// dualPortRAM
module dualPortRAM(clk,rst,wr_en,rd_en,din,wr_add,rd_add,dout);
For scale: ~1,900 cells after synthesis, ~520 flip-flops, ~32 I/O pins, about 24,000 um^2 of cells after synthesis.
Settings: LEC_CHECK=0, ABC_AREA=0, CAP_MARGIN=20, CORE_MARGIN=2, CORE_UTILIZATION=69, CTS_CLUSTER_DIAMETER=44, CTS_CLUSTER_SIZE=46, GPL_ROUTABILITY_DRIVEN=1, GPL_TIMING_DRIVEN=1, PLACE_DENSITY_LB_ADDON=0.04, SETUP_SLACK_MARGIN=0.64, SLEW_MARGIN=20; clock period 2.21 ns.
run.sh (not shown) runs the stock make flow with config.mk's settings and CLKGATE_MAP_FILE=.
The baseline stopped in 5_1_grt, error GRT-0232.
==> next run, changes <==
ABC_AREA = not set   (was 0)
CORE_UTILIZATION = 66   (was 69)
CTS_CLUSTER_DIAMETER = not set   (was 44)
CTS_CLUSTER_SIZE = not set   (was 46)
GPL_ROUTABILITY_DRIVEN = not set   (was 1)
GPL_TIMING_DRIVEN = not set   (was 1)
PLACE_DENSITY_LB_ADDON = not set   (was 0.04)
SETUP_SLACK_MARGIN = 0.59   (was 0.64)
clock period = 2.04 ns   (was 2.21 ns; I/O delays follow)
After rerunning: The new run produced a layout that fails on negative setup slack; area after synthesis is unchanged; die size rose by 4.4%; synthesized cell count does not change.
==> next run, changes <==
CORE_UTILIZATION = 40   (was 66)
SETUP_SLACK_MARGIN = 0.33   (was 0.59)
clock period = 3.57 ns   (was 2.04 ns; I/O delays follow)
The new run finished clean.
Synthesized cell count does not change.
Area after synthesis is unchanged.
Die area went up by 63%.
Critical path depth is unchanged.
Power went down by 46%.
==> next run, changes <==
CORE_UTILIZATION = 69   (was 40)
CTS_CLUSTER_DIAMETER = 90   (was not set)
CTS_CLUSTER_SIZE = 23   (was not set)
PLACE_DENSITY = 0.65   (was not set)
SETUP_SLACK_MARGIN = -0.15   (was 0.33)
clock period = 1.98 ns   (was 3.57 ns; I/O delays follow)
With this change the flow completed, yet does not pass: negative setup slack.
Final cell count is lower by 7.0%.
Worst setup slack degrades by 0.48 ns.
Non-clock buffer count came out higher by 206.
Design area came out higher by 2.3%.
Sequential power rose by 82%.
Routed wire length goes down by 0.47%.
Critical path depth drops by 2.


Setup of run A:
Starting RTL as in the previous note.
Design dualPortRAM, start of the top module:
module dualPortRAM(clk,rst,wr_en,rd_en,din,wr_add,rd_add,dout);
make LEC_CHECK=0 CAP_MARGIN=20 CELL_PAD_IN_SITES_GLOBAL_PLACEMENT=3 CORE_ASPECT_RATIO=1.42 CORE_MARGIN=2 CORE_UTILIZATION=40 GPL_ROUTABILITY_DRIVEN=0 MAX_ROUTING_LAYER=met4 PLACE_DENSITY_LB_ADDON=0.29 SETUP_SLACK_MARGIN=-0.32 SLEW_MARGIN=20 finish   # period 3.6 ns
In summary, run A completed successfully, with a layout that passed the timing, design-rule and antenna checks.
Here is what was changed in the inputs of run B compared with run A.
Settings: CORE_UTILIZATION changed from 40 to 67; GPL_ROUTABILITY_DRIVEN removed (was 0); CELL_PAD_IN_SITES_GLOBAL_PLACEMENT removed (was 3); SETUP_SLACK_MARGIN changed from -0.32 to 0.7; MAX_ROUTING_LAYER removed (was met4); PLACE_DENSITY_LB_ADDON removed (was 0.29); CORE_ASPECT_RATIO removed (was 1.42); the clock period (ns, I/O delays scaled along) changed from 3.6 to 2.57.
==> comparison <==
On flop share of the area: between run B and run A, it ends up lower for run B.
In run B the initial antenna violation count turned out 2 higher than in run A.
As far as area used by sequential logic in the layout is concerned, run B and run A perform about the same.
Cmp run B vs run A: die size lower in run B
Higher non-clock buffer count was reported by run B, not run A.
Changes observed in run B relative to run A: fraction of power consumed by combinational cells saw an increase; worst hold slack decreased 0.086 ns.
Input changes introduced in run C (baseline for comparison: run B):
Settings: CELL_PAD_IN_SITES_GLOBAL_PLACEMENT newly set to 0; SETUP_SLACK_MARGIN removed (was 0.7); CORE_UTILIZATION changed from 67 to 33; CORE_ASPECT_RATIO newly set to 1.27; PLACE_DENSITY_LB_ADDON newly set to 0.2; the clock period (ns, I/O delays scaled along) changed from 2.57 to 5.67.
Findings:
The slowest library cell on the worst path comes out a2111oi_4 in one run and nor4_1 in the other, namely in run B and run C respectively. The non-clock buffer count in run C was lower than what run B gave. Compared with run B, run C shows global-route usage lower by 29 points. Run C vs run B: mean routed wirelength per cell down. Fraction of area in registers ended up 6.6 points higher on run C than on run B. Run C ends up with a sequential power that is about 55% lower than in run B. Comparing run C against run B, there is no change at all in number of levels in the clock H-tree. [compare] base=run B new=run C: post-synth tally of flip-flops with integrated enable did not really move, largest driver fanout on the critical path now sits higher.
### run C -> run D
Settings: a change of CORE_UTILIZATION from 33 to 72; an added SETUP_SLACK_MARGIN of 0.65; a change of CAP_MARGIN from 20 to 5; an added CTS_CLUSTER_SIZE of 15; a deleted CORE_ASPECT_RATIO that had been 1.27; an added PLACE_DENSITY of 0.94; an added ABC_AREA of 1; a deleted CELL_PAD_IN_SITES_GLOBAL_PLACEMENT that had been 0; a deleted PLACE_DENSITY_LB_ADDON that had been 0.2; a change of the clock period (ns, I/O delays scaled along) from 5.67 to 2.22.
==> comparison <==
- Synthesized chip area reported by yosys (run D over run C): decrease, about 1.8%
- Against run C, run D comes in 3 lower on total clock buffers created by CTS.
- As of run D, cell area after synthesis had fallen slightly compared to run C.
- Status: run D FAILED at global routing (tool error)
- Against run C, placed cell area in run D rose by a few percent.
What run E does differently from run D at the input level:
Settings: clearing ABC_AREA, which used to be 1; swapping 72 for 40 in CORE_UTILIZATION; clearing PLACE_DENSITY, which used to be 0.94; clearing CTS_CLUSTER_SIZE, which used to be 15; clearing SETUP_SLACK_MARGIN, which used to be 0.65; swapping 5 for 20 in CAP_MARGIN; swapping 2.22 for 3.57 in the clock period (ns, I/O delays scaled along).
--- outcome ---
- Having completed the whole flow, run E delivered a layout that passed the timing, design-rule and antenna checks.
- | distinct cell type count after synthesis | lower: run D |
- Area of the core region (higher): run E
- Run E against run D: yosys cell count lost 1121; final estimated routing congestion in global placement lost 0.076; post-synthesis instance area picked up an extra 430 um^2; count of instances resized after the clock tree is built lost 300.
- Going from run D to run E, multiplexer fraction of the synthesized cell area moved up, floorplan core density moved down, die area moved up, final HPWL from detailed placement moved up.
- Run D has lower number of buffers inserted during clock tree synthesis than run E.


Setup of quartz:
dualPortRAM again, from the RTL that the note above started with.
export LEC_CHECK = 0
export CAP_MARGIN = 20
export CORE_MARGIN = 2
export CORE_UTILIZATION = 66
export SLEW_MARGIN = 20
create_clock -name core_clock -period 2.95 [get_ports {clk}]
[flow] quartz | stages: complete | final checks: fail | reason: setup timing
Modified inputs, xenon compared to quartz
# quartz
export LEC_CHECK = 0
export CAP_MARGIN = 20
export CORE_MARGIN = 2
export CORE_UTILIZATION = 66
export SLEW_MARGIN = 20
create_clock -name core_clock -period 2.95 [get_ports {clk}]
# xenon
export LEC_CHECK = 0
export ABC_AREA = 0
export CAP_MARGIN = 20
export CORE_MARGIN = 2
export CORE_UTILIZATION = 69
export CTS_CLUSTER_DIAMETER = 44
export CTS_CLUSTER_SIZE = 46
export GPL_ROUTABILITY_DRIVEN = 1
export GPL_TIMING_DRIVEN = 1
export PLACE_DENSITY_LB_ADDON = 0.04
export SETUP_SLACK_MARGIN = 0.61
export SLEW_MARGIN = 20
create_clock -name core_clock -period 2.12 [get_ports {clk}]
xenon did not make it past global routing (5_1_grt), where a tool error ended it. Comparing quartz with xenon, the area figure in the yosys stat output came out essentially unchanged. xenon improves on quartz in area of the placeable core. xenon: post-placement worst setup slack lower than quartz. Total number of placement rows was higher in quartz than in xenon. Cts-stage hold buffer count came out exactly the same in quartz and xenon. Going from quartz to xenon, the die area was shrunk. Post-placement cell count (xenon vs. quartz) increases slightly.
The inputs of garnet differ from those of xenon as listed below.
# xenon
export LEC_CHECK = 0
export ABC_AREA = 0
export CAP_MARGIN = 20
export CORE_MARGIN = 2
export CORE_UTILIZATION = 69
export CTS_CLUSTER_DIAMETER = 44
export CTS_CLUSTER_SIZE = 46
export GPL_ROUTABILITY_DRIVEN = 1
export GPL_TIMING_DRIVEN = 1
export PLACE_DENSITY_LB_ADDON = 0.04
export SETUP_SLACK_MARGIN = 0.61
export SLEW_MARGIN = 20
create_clock -name core_clock -period 2.12 [get_ports {clk}]
# garnet
export LEC_CHECK = 0
export ABC_AREA = 0
export CAP_MARGIN = 15
export CELL_PAD_IN_SITES_GLOBAL_PLACEMENT = 1
export CORE_MARGIN = 10
export CORE_UTILIZATION = 41
export CTS_CLUSTER_DIAMETER = 44
export CTS_CLUSTER_SIZE = 46
export GPL_ROUTABILITY_DRIVEN = 1
export GPL_TIMING_DRIVEN = 1
export MIN_ROUTING_LAYER = met2
export PLACE_DENSITY = 0.38
export SLEW_MARGIN = 20
create_clock -name core_clock -period 6.25 [get_ports {clk}]
### Flow results
garnet finished all stages; the layout is clean.
Placer's final routability congestion estimate, garnet and xenon: lower on garnet
garnet against xenon: die area +89%; half-perimeter wire length after placement -1.3%; number of levels the H-tree was split into +1; number of buffers on the longest clock path ~0 delta; die outline width +71 um.
Count of standard-cell rows: garnet and xenon compared, lower one is xenon
Quantity of gates resized following cts: garnet and xenon compared, lower one is garnet


Setup of indigo:
Starting RTL as in the previous note.
Settings: LEC_CHECK=0, ABC_AREA=1, CAP_MARGIN=20, CELL_PAD_IN_SITES_DETAIL_PLACEMENT=1, CELL_PAD_IN_SITES_GLOBAL_PLACEMENT=2, CORE_MARGIN=10, CORE_UTILIZATION=40, CTS_CLUSTER_SIZE=54, GPL_ROUTABILITY_DRIVEN=0, GPL_TIMING_DRIVEN=1, MAX_ROUTING_LAYER=met4, MIN_ROUTING_LAYER=met2, SLEW_MARGIN=40, TNS_END_PERCENT=20; clock period 2.28 ns.
Complete run, failing final checks: indigo, reason setup timing.
Input-level comparison between juniper and indigo:
- a deleted GPL_TIMING_DRIVEN that had been 1
- a change of CORE_MARGIN from 10 to 2
- a deleted CELL_PAD_IN_SITES_DETAIL_PLACEMENT that had been 1
- a change of CTS_CLUSTER_SIZE from 54 to 35
- a change of SLEW_MARGIN from 40 to 20
- a deleted CELL_PAD_IN_SITES_GLOBAL_PLACEMENT that had been 2
- a deleted ABC_AREA that had been 1
- a deleted MAX_ROUTING_LAYER that had been met4
- a deleted MIN_ROUTING_LAYER that had been met2
- a change of CORE_UTILIZATION from 40 to 64
- a deleted GPL_ROUTABILITY_DRIVEN that had been 0
- a change of TNS_END_PERCENT from 20 to 5
- a change of the clock period (ns, I/O delays scaled along) from 2.28 to 2.95
Run comparison: indigo peak-usage layer in the global routing report met3; juniper peak-usage layer in the global routing report met2
On juniper: net count entering floorplan is 1121 lower than what indigo gave.
Comparing indigo and juniper, the lower worst supply voltage drop on vdd is on juniper.
Against indigo, juniper reports a worst relative slew slack that is lower.
| juniper | all stages done | FAIL | setup timing |
Number of detailed-route iterations in the first pass: juniper lower than indigo
What ember does differently from juniper at the input level:
- SETUP_SLACK_MARGIN newly set to -0.21
- CORE_UTILIZATION changed from 64 to 67
- TNS_END_PERCENT removed (was 5)
- CTS_CLUSTER_SIZE removed (was 35)
- CAP_MARGIN changed from 20 to 5
- the clock period (ns, I/O delays scaled along) changed from 2.95 to 2.22
==> results <==
- Of ember and juniper, ember shows the higher synthesis-to-layout area growth, with juniper below it.
- Register-to-register slack was lower in ember than in juniper.
- Summary — peak fanout along the critical path, ember relative to juniper: lower, by 11.
- Wire length, ember and juniper: larger value in ember
- ember finished all stages; however, its layout fails the closing checks, the failures being setup timing.
- The final reports for ember and juniper show final cell count higher in the former.
- As of ember, largest net degree at the start of global routing had fallen by more than 10% compared to juniper.
- Worst setup slack: ember < juniper
Edits applied to the flow inputs when going from ember to maple:
- SETUP_SLACK_MARGIN now -0.03, was -0.21
- CAP_MARGIN now 0, was 5
- GPL_ROUTABILITY_DRIVEN now 1, previously not set
- ABC_AREA now 0, previously not set
- CORE_UTILIZATION now 72, was 67
- PLACE_DENSITY now 0.65, previously not set
- GPL_TIMING_DRIVEN now 1, previously not set
- CTS_CLUSTER_SIZE now 46, previously not set
- CTS_CLUSTER_DIAMETER now 44, previously not set
- the clock period (ns, I/O delays scaled along) now 2.09, was 2.22
[summary]
- Diff ember..maple | number of standard cells after synthesis | unchanged
- global routing (5_1_grt): maple exited with error
- maple vs. ember: detailed-placement wirelength estimate roughly the same, combined area of all synthesized cells roughly the same, floorplan die height lower.
- Taking ember as the reference, in maple die footprint dropped 6.8%, total instance count after detailed placement down about 0.43%.
- maple against ember; final weighted congestion in routability-driven placement is up by more than 10%.
- Count of different cell masters after synthesis came out exactly the same in ember and maple.


Starting RTL as in the previous note.
Settings: LEC_CHECK=0, ABC_AREA=0, CAP_MARGIN=20, CORE_MARGIN=9, CORE_UTILIZATION=56, CTS_CLUSTER_DIAMETER=25, CTS_CLUSTER_SIZE=57, GPL_ROUTABILITY_DRIVEN=1, PLACE_DENSITY_LB_ADDON=0.17, SETUP_SLACK_MARGIN=0.15, SLEW_MARGIN=0, TNS_END_PERCENT=95; clock period 2.25 ns.
Change:
==> flow/config.mk (replaced) <==
export PLATFORM = sky130hd
export DESIGN_NAME = dualPortRAM
export DESIGN_NICKNAME = dualPortRAM
export VERILOG_FILES = /design/flow/design.v
export SDC_FILE = /design/flow/constraint.sdc
export NUM_CORES = 4
export LEC_CHECK = 0
export ABC_AREA = 0
export CAP_MARGIN = 20
export CORE_MARGIN = 2
export CORE_UTILIZATION = 66
export CTS_CLUSTER_DIAMETER = 44
export CTS_CLUSTER_SIZE = 46
export GPL_ROUTABILITY_DRIVEN = 1
export GPL_TIMING_DRIVEN = 1
export PLACE_DENSITY = 0.65
export SETUP_SLACK_MARGIN = -0.03
export SLEW_MARGIN = 20
==> flow/constraint.sdc (replaced) <==
create_clock -name core_clock -period 2.05 [get_ports {clk}]
set_input_delay 0.4100 -clock core_clock [delete_from_list [all_inputs] [get_ports {clk}]]
set_output_delay 0.4100 -clock core_clock [all_outputs]
set_load 0.01 [all_outputs]
With this change the flow produced a layout that fails on setup timing.
Wire length decreases by 2.9%.
Final cell count shrinks by 9.1%.
Synthesized area stays the same.
Core utilization went up by 5.5 points.
Synthesized cell count is unchanged.
Final area came out lower by 9.3%.
Setup slack degrades by 0.20 ns.
Flip-flop count stays the same.
Non-clock buffer count falls by 19.
Sequential power rises by about 10%.
Critical path depth is higher by 3.
No activity file was given, so power comes from the tool's default toggle rates.
